==> trial 87: inputs <==
// sin_cos
module sin_cos #(
	parameter	ASIZE	=	16,
	parameter	DSIZE	= 	16,
	parameter	RNUM	= 	16
)(
	input				clock 	,
	input [ASIZE-1:0]	angle   ,
	output[DSIZE-1:0]	cos		,
	output[DSIZE-1:0]	sin		
);
Settings: LEC_CHECK=0, CAP_MARGIN=20, CORE_MARGIN=2, CORE_UTILIZATION=72, CTS_CLUSTER_DIAMETER=170, MAX_ROUTING_LAYER=met4, PLACE_DENSITY_LB_ADDON=0.01, SETUP_SLACK_MARGIN=0.43, SLEW_MARGIN=40; clock period 5.7 ns.
run.sh (not shown) runs the stock make flow with config.mk's settings and CLKGATE_MAP_FILE=.
==> build 44 (differences from trial 87) <==
Settings changed: ABC_AREA set to 1, CTS_CLUSTER_DIAMETER 170 to not set, CTS_CLUSTER_SIZE set to 91, MAX_ROUTING_LAYER met4 to not set, PLACE_DENSITY_LB_ADDON 0.01 to 0.28, SETUP_SLACK_MARGIN 0.43 to not set, SLEW_MARGIN 40 to 20.
==> flow/constraint.sdc (replaced) <==
create_clock -name core_clock -period 5.07 [get_ports {clock}]
set_input_delay 1.0140 -clock core_clock [delete_from_list [all_inputs] [get_ports {clock}]]
set_output_delay 1.0140 -clock core_clock [all_outputs]
set_load 0.01 [all_outputs]
==> build 49 (differences from trial 87) <==
Settings changed: ABC_AREA set to 1, CORE_ASPECT_RATIO set to 0.54, CORE_UTILIZATION 72 to 71, CTS_CLUSTER_DIAMETER 170 to not set, CTS_CLUSTER_SIZE set to 91, MAX_ROUTING_LAYER met4 to not set, PLACE_DENSITY_LB_ADDON 0.01 to not set, SETUP_SLACK_MARGIN 0.43 to 1.27, SLEW_MARGIN 40 to 20.
==> flow/constraint.sdc (replaced) <==
create_clock -name core_clock -period 5.07 [get_ports {clock}]
set_input_delay 1.0140 -clock core_clock [delete_from_list [all_inputs] [get_ports {clock}]]
set_output_delay 1.0140 -clock core_clock [all_outputs]
set_load 0.01 [all_outputs]
==> results <==
Result of the run: trial 87 complete, but fails checks; build 44 complete, but fails checks; build 49 stopped before the end
Stage where the flow stopped: trial 87 -; build 44 -; build 49 global routing
Layout check failures: trial 87 setup timing; build 44 setup timing; build 49 -
Layout Utilization: trial 87 83.61%; build 44 86.46%; build 49 -
Area growth, synth to finish: trial 87 15.16%; build 44 19.44%; build 49 -
Post-synthesis instance total: trial 87 8368; build 44 11210; build 49 11210
Number of hold violations in the final report: trial 87 0; build 44 0; build 49 -
Routability cong.: trial 87 0.9489; build 44 1.013; build 49 1.054
Bufs w/o clock: trial 87 565; build 44 810; build 49 -
Standard cell core area: trial 87 0.1090 mm2; build 44 0.1197 mm2; build 49 0.1214 mm2
Antenna-violating nets left: trial 87 0; build 44 0; build 49 -
Worst-Margin Slew: trial 87 0.8417 ns; build 44 1.167 ns; build 49 -
Seq Cell Count: trial 87 970; build 44 970; build 49 -
Max-cap check violation count: trial 87 0; build 44 0; build 49 -
CTS tree: trial 87 built; build 44 built; build 49 -
Startpoint of the worst-slack reg-to-reg timing path: trial 87 COS_COEFF_BLOCK[5].collect_cos_inst.mul_data[24]$_DFF_P_; build 44 SHIFT_BLOCK[15].shift_sub_inst.data[17]$_SDFF_PN0_; build 49 -
Number of CTS-inserted buffers: trial 87 99; build 44 99; build 49 89
Relative area of non-clock buffer cells in the final design: trial 87 5.437%; build 44 6.778%; build 49 -
Slew margin rel.: trial 87 43.88%; build 44 22.09%; build 49 -
Post-Synth AOI/OAI Area: trial 87 8.841%; build 44 5.401%; build 49 5.401%


==> inputs of run D <==
==> flow/design.v <==
`timescale 1ns/1ps
module rotation #(
	parameter DSIZE		= 16
)(
	input				clock,
	input				rst_n,
	input [DSIZE-1:0]	idata,
	input [DSIZE-1:0]	comp,
	output[DSIZE-1:0]	odata,
	output				cmp_rel			 
);
reg [DSIZE-1:0]	data_reg;
always@(posedge clock,negedge rst_n)
	if(~rst_n)	data_reg	<= {DSIZE{1'b0}};
	else begin
		if(comp > idata)
				data_reg	<= idata;
		else	data_reg	<= idata - comp;
	end   
reg 			cmp_reg;
always@(posedge clock)
	cmp_reg		<= !(comp > idata);
assign	odata	= data_reg;
assign	cmp_rel	= cmp_reg;
endmodule
`timescale 1ns/1ps
module shift_add #(
	parameter	DSIZE	= 16,
	parameter	SNUM	= 0
)(
	input				clock	,
	input				en		,
	input [DSIZE-1:0]	X       ,
	input [DSIZE-1:0]	Y       ,
	output[DSIZE-1:0]	Z       
);
reg [DSIZE:0]		data;
always@(posedge clock)
	if(en)	data	<= X + (Y>>SNUM);
	else	data	<= X;
assign	Z = data[DSIZE]? {DSIZE{1'b1}} : data[DSIZE-1:0];
endmodule
`timescale 1ns/1ps
module shift_sub #(
	parameter	DSIZE	= 16,
	parameter	SNUM
)(
	input				clock	,
	input				en		,
	input [DSIZE-1:0]	X		,
	input [DSIZE-1:0]	Y		,
	output[DSIZE-1:0]	Z
);
reg [DSIZE:0]	data;
always@(posedge clock)
	if(en)	data	<= X - (Y>>SNUM);
	else	data	<= X;
assign	Z	= data[DSIZE]? {DSIZE{1'b0}} : data[DSIZE-1:0];
endmodule
`timescale 1ns/1ps
module collect_cos #(
	parameter		DSIZE	= 16,
	parameter		SEL		= 16
)(
	input				clock	,
	input				en		,
	input [DSIZE-1:0]	X		,
	output[DSIZE-1:0]	Y
);
localparam		CSIZE	= DSIZE;
localparam		COS_45_000		=  0.7071 * 2**CSIZE,      
                COS_26_565      =  0.8944 * 2**CSIZE,
                COS_14_036      =  0.9701 * 2**CSIZE,
                COS_7_1250      =  0.9923 * 2**CSIZE,
                COS_3_5763      =  0.9981 * 2**CSIZE,
                COS_1_7899      =  0.9995 * 2**CSIZE,
                COS_0_8952      =  0.9999 * 2**CSIZE,
                COS_0_4476      =  1.0000 * 2**CSIZE,
                COS_0_2238      =  1.0000 * 2**CSIZE,
                COS_0_1119      =  1.0000 * 2**CSIZE,
                COS_0_0560      =  1.0000 * 2**CSIZE,
                COS_0_0280      =  1.0000 * 2**CSIZE,
                COS_0_0140      =  1.0000 * 2**CSIZE,
                COS_0_0070      =  1.0000 * 2**CSIZE,
                COS_0_0035      =  1.0000 * 2**CSIZE,
                COS_0_0017      =  1.0000 * 2**CSIZE,
	            COS_0_0009	    =  1.0000 * 2**CSIZE;
wire [CSIZE:0]	cos_cf [16:0]	;
assign	cos_cf[ 0]	= COS_45_000		;
assign	cos_cf[ 1]	= COS_26_565		;
assign	cos_cf[ 2]	= COS_14_036		;
assign	cos_cf[ 3]	= COS_7_1250		;
assign	cos_cf[ 4]	= COS_3_5763		;
assign	cos_cf[ 5]	= COS_1_7899		;
assign	cos_cf[ 6]	= COS_0_8952		;
assign	cos_cf[ 7]	= COS_0_4476		;
assign	cos_cf[ 8]	= COS_0_2238		;
assign	cos_cf[ 9]	= COS_0_1119		;
assign	cos_cf[10]	= COS_0_0560		;
assign	cos_cf[11]	= COS_0_0280		;
assign	cos_cf[12]	= COS_0_0140		;
assign	cos_cf[13]	= COS_0_0070		;
assign	cos_cf[14]	= COS_0_0035		;
assign	cos_cf[15]	= COS_0_0017		;
assign	cos_cf[16]	= COS_0_0009		;
localparam [4:0]	SM = (SEL > 16)? 16 : SEL; 
reg [DSIZE+CSIZE-1:0]		mul_data;
always@(posedge clock)
	case(SM)
	5'd0	: mul_data	<= en? X * cos_cf[ 0]	: X << CSIZE ;
	5'd1    : mul_data	<= en? X * cos_cf[ 1]   : X << CSIZE ;
    5'd2    : mul_data	<= en? X * cos_cf[ 2]   : X << CSIZE ;
    5'd3    : mul_data	<= en? X * cos_cf[ 3]   : X << CSIZE ;
    5'd4    : mul_data	<= en? X * cos_cf[ 4]   : X << CSIZE ;
    5'd5    : mul_data	<= en? X * cos_cf[ 5]   : X << CSIZE ;
    5'd6    : mul_data	<= en? X * cos_cf[ 6]   : X << CSIZE ;
    5'd7    : mul_data	<= en? X * cos_cf[ 7]   : X << CSIZE ;
    5'd8    : mul_data	<= en? X * cos_cf[ 8]   : X << CSIZE ;
    5'd9    : mul_data	<= en? X * cos_cf[ 9]   : X << CSIZE ;
    5'd10   : mul_data	<= en? X * cos_cf[10]   : X << CSIZE ;
    5'd11   : mul_data	<= en? X * cos_cf[11]   : X << CSIZE ;
    5'd12   : mul_data	<= en? X * cos_cf[12]   : X << CSIZE ;
    5'd13   : mul_data	<= en? X * cos_cf[13]   : X << CSIZE ;
    5'd14   : mul_data	<= en? X * cos_cf[14]   : X << CSIZE ;
	5'd15   : mul_data	<= en? X * cos_cf[15]   : X << CSIZE ;
	5'd16   : mul_data	<= en? X * cos_cf[16]   : X << CSIZE ;  
	default : mul_data	<= X << DSIZE;
	endcase
assign	Y = mul_data[CSIZE+DSIZE-1-:DSIZE];
endmodule
`timescale 1ns/1ps
module sin_cos #(
	parameter	ASIZE	=	16,
	parameter	DSIZE	= 	16,
	parameter	RNUM	= 	16
)(
	input				clock 	,
	input [ASIZE-1:0]	angle   ,
	output[DSIZE-1:0]	cos		,
	output[DSIZE-1:0]	sin		
);
localparam	RSIZE	= (RNUM > 16)? 16 : RNUM;
localparam		Angle_45		= 45*2**     (1*ASIZE)	/90,			 
				Angle_26		= 26.5651*2**(1*ASIZE)	/90,       
				Angle_14		= 14.0362*2**(1*ASIZE)	/90,       
				Angle_7			= 7.1250*2** (1*ASIZE)	/90,        
				Angle_3			= 3.5763*2** (1*ASIZE)	/90,        
				Angle_1_7899	= 1.7899*2** (1*ASIZE)	/90,        
				Angle_0_8952	= 0.8952*2** (1*ASIZE)	/90,        
				Angle_0_4476	= 0.4476*2** (1*ASIZE)	/90,        
				Angle_0_2238	= 0.2238*2** (1*ASIZE)	/90,        
				Angle_0_1119	= 0.1119*2** (1*ASIZE)	/90,
				Angle_0_0560	= 0.0560*2** (1*ASIZE)	/90,
				Angle_0_0280	= 0.0280*2** (1*ASIZE)	/90,    	
                Angle_0_0140    = 0.0140*2** (1*ASIZE)	/90,
                Angle_0_0070    = 0.0070*2** (1*ASIZE)	/90,
                Angle_0_0035    = 0.0035*2** (1*ASIZE)	/90,
                Angle_0_0017    = 0.0017*2** (1*ASIZE)	/90,
                Angle_0_0009    = 0.0009*2** (1*ASIZE)	/90;
wire [ASIZE-1:0]	ANGLE [16:0];
assign	ANGLE [ 0]	= Angle_45				;    
assign	ANGLE [ 1]	= Angle_26	            ;
assign	ANGLE [ 2]	= Angle_14	            ;
assign	ANGLE [ 3]	= Angle_7		        ;
assign	ANGLE [ 4]	= Angle_3		        ;
assign	ANGLE [ 5]	= Angle_1_7899          ;
assign	ANGLE [ 6]	= Angle_0_8952          ;
assign	ANGLE [ 7]	= Angle_0_4476          ;
assign	ANGLE [ 8]	= Angle_0_2238          ;
assign	ANGLE [ 9]	= Angle_0_1119          ;
assign	ANGLE [10]	= Angle_0_0560          ;
assign	ANGLE [11]	= Angle_0_0280          ;
assign	ANGLE [12]	= Angle_0_0140          ;
assign	ANGLE [13]	= Angle_0_0070          ;
assign	ANGLE [14]	= Angle_0_0035          ;
assign	ANGLE [15]	= Angle_0_0017          ;
assign	ANGLE [16]	= Angle_0_0009          ;
wire[ASIZE-1:0]		angle_value	[RSIZE-1:0];
wire[ASIZE-1:0]		angle_rotate_result [RSIZE-1:0];	 
reg [RSIZE-1:0]		rotation_occure;
wire[RSIZE-1:0]		shift_en;			
assign	angle_value[0] = angle;
genvar II;
generate
for(II=0;II<RSIZE;II=II+1)begin:LOOP_BLOCK
rotation #(
	.DSIZE			(ASIZE)
)rotation_inst(
	.clock			(clock						),
	.rst_n          (1'b1						),
	.idata          (angle_value[II]			),
	.comp           (ANGLE[II]					),
	.odata          (angle_rotate_result[II]	),
	.cmp_rel		(shift_en[II]				)
);
if(II != (RSIZE-1))begin
assign	angle_value[II+1]	= angle_rotate_result[II];
end
end
endgenerate
wire[DSIZE:0]	xcoords_value 	[RSIZE-1:0];
wire[DSIZE:0]	ycoords_value	[RSIZE-1:0];
wire[DSIZE:0]	x_shift_result [RSIZE-1:0];
wire[DSIZE:0]	y_shift_result [RSIZE-1:0];
assign	xcoords_value[0]	= 1'b1<<DSIZE;
assign	ycoords_value[0]	= {DSIZE{1'b0}};
generate
for (II = 0;II<RSIZE;II=II+1)begin:SHIFT_BLOCK
shift_sub #(
	.DSIZE		(DSIZE+1		),
	.SNUM 		(II				)
)shift_sub_inst(
	.clock		(clock					),
	.en			(shift_en[II]           ),
	.X			(xcoords_value[II]          ),
	.Y			(ycoords_value[II]          ),
	.Z      	(x_shift_result[II]   )
);
shift_add #(
	.DSIZE		(DSIZE+1		),
	.SNUM 		(II				)
)shift_add_inst(
	.clock		(clock					),
	.en			(shift_en[II]           ),
	.X			(ycoords_value[II]          ),
	.Y			(xcoords_value[II]          ),
	.Z      	(y_shift_result[II]   )
);
if(II != (RSIZE-1))begin
assign	ycoords_value[II+1] = y_shift_result[II];
assign	xcoords_value[II+1]	= x_shift_result[II];
end
end
endgenerate
wire[DSIZE-1:0]		cos_coeff [RSIZE-1:0];
wire[DSIZE-1:0]		cos_coeff_result [RSIZE-1:0];
assign	cos_coeff[0]	= {DSIZE{1'b1}};
generate
for(II=0;II<RSIZE;II=II+1)begin:COS_COEFF_BLOCK
collect_cos #(
	.DSIZE			(DSIZE		),
	.SEL			(II			)
)collect_cos_inst(
	.clock			(clock					),
	.en				(shift_en[II]           ),
	.X				(cos_coeff[II]          ),
	.Y      		(cos_coeff_result[II]   )
);
if(II != (RSIZE-1))begin
assign	 cos_coeff[II+1] = cos_coeff_result[II];
end
end
endgenerate
reg [DSIZE+DSIZE:0]		X_reg,Y_reg;
always@(posedge clock)begin
	X_reg	<=  cos_coeff_result[RSIZE-1][DSIZE-1:0] *  x_shift_result[RSIZE-1][DSIZE-:(DSIZE+1)]; 
	Y_reg	<=  cos_coeff_result[RSIZE-1][DSIZE-1:0] *  y_shift_result[RSIZE-1][DSIZE-:(DSIZE+1)]; 
end
assign	cos	= X_reg[DSIZE+DSIZE-1-:DSIZE];
assign	sin	= Y_reg[DSIZE+DSIZE-1-:DSIZE];
endmodule
==> flow/run.sh <==
#!/bin/bash
# the make line also repeats each setting of config.mk as NAME=value (left out here)
make -C /OpenROAD-flow-scripts/flow DESIGN_CONFIG=/design/flow/config.mk WORK_HOME=/design/flow/orfs CLKGATE_MAP_FILE= finish
==> flow/config.mk <==
export PLATFORM = sky130hd
export DESIGN_NAME = sin_cos
export DESIGN_NICKNAME = sin_cos
export VERILOG_FILES = /design/flow/design.v
export SDC_FILE = /design/flow/constraint.sdc
export NUM_CORES = 4
export LEC_CHECK = 0
export CAP_MARGIN = 20
export CORE_ASPECT_RATIO = 0.92
export CORE_MARGIN = 2
export CORE_UTILIZATION = 72
export CTS_CLUSTER_DIAMETER = 170
export MAX_ROUTING_LAYER = met4
export PLACE_DENSITY_LB_ADDON = 0.01
export SETUP_SLACK_MARGIN = 1.69
export SLEW_MARGIN = 0
==> flow/constraint.sdc <==
create_clock -name core_clock -period 5.7 [get_ports {clock}]
set_input_delay 1.1400 -clock core_clock [delete_from_list [all_inputs] [get_ports {clock}]]
set_output_delay 1.1400 -clock core_clock [all_outputs]
set_load 0.01 [all_outputs]
==> inputs of run C, as changes to run D <==
Settings changed: ABC_AREA set to 1, CORE_ASPECT_RATIO 0.92 to not set, CTS_CLUSTER_DIAMETER 170 to 211, MAX_ROUTING_LAYER met4 to not set, PLACE_DENSITY_LB_ADDON 0.01 to 0.05, SETUP_SLACK_MARGIN 1.69 to 1.39, SLEW_MARGIN 0 to 5.
==> flow/constraint.sdc (replaced) <==
create_clock -name core_clock -period 4.86 [get_ports {clock}]
set_input_delay 0.9720 -clock core_clock [delete_from_list [all_inputs] [get_ports {clock}]]
set_output_delay 0.9720 -clock core_clock [all_outputs]
set_load 0.01 [all_outputs]
==> qor summary <==
| item | run D | run C |
|---|---|---|
| Cell count listed in synth_stat.txt | 8368 | 11213 |
| Number of CTS-inserted buffers | 98 | 101 |
| Total die area | 113000 sq um | 123000 sq um |
| GP Congestion | 0.923 | 0.980 |
| Status | complete, but fails checks | aborted with a tool error |
| Last stage reached | - | global routing |
| Violated checks | setup timing | - |
| Place WS | -0.580 ns | -0.567 ns |
| Unique masters post-synth | 99 | 66 |
| XOR/XNOR share of the synthesized area | 5.49% | 4.14% |
| Row count | 116 | 127 |
| Seq/Total Area, Yosys | 24.5% | 22.4% |
| Post-synthesis compound-gate area fraction | 8.84% | 5.40% |
| Effective utilization at floorplan | 72.7% | 72.4% |
| Setup Buffers After CTS | 93 | 86 |
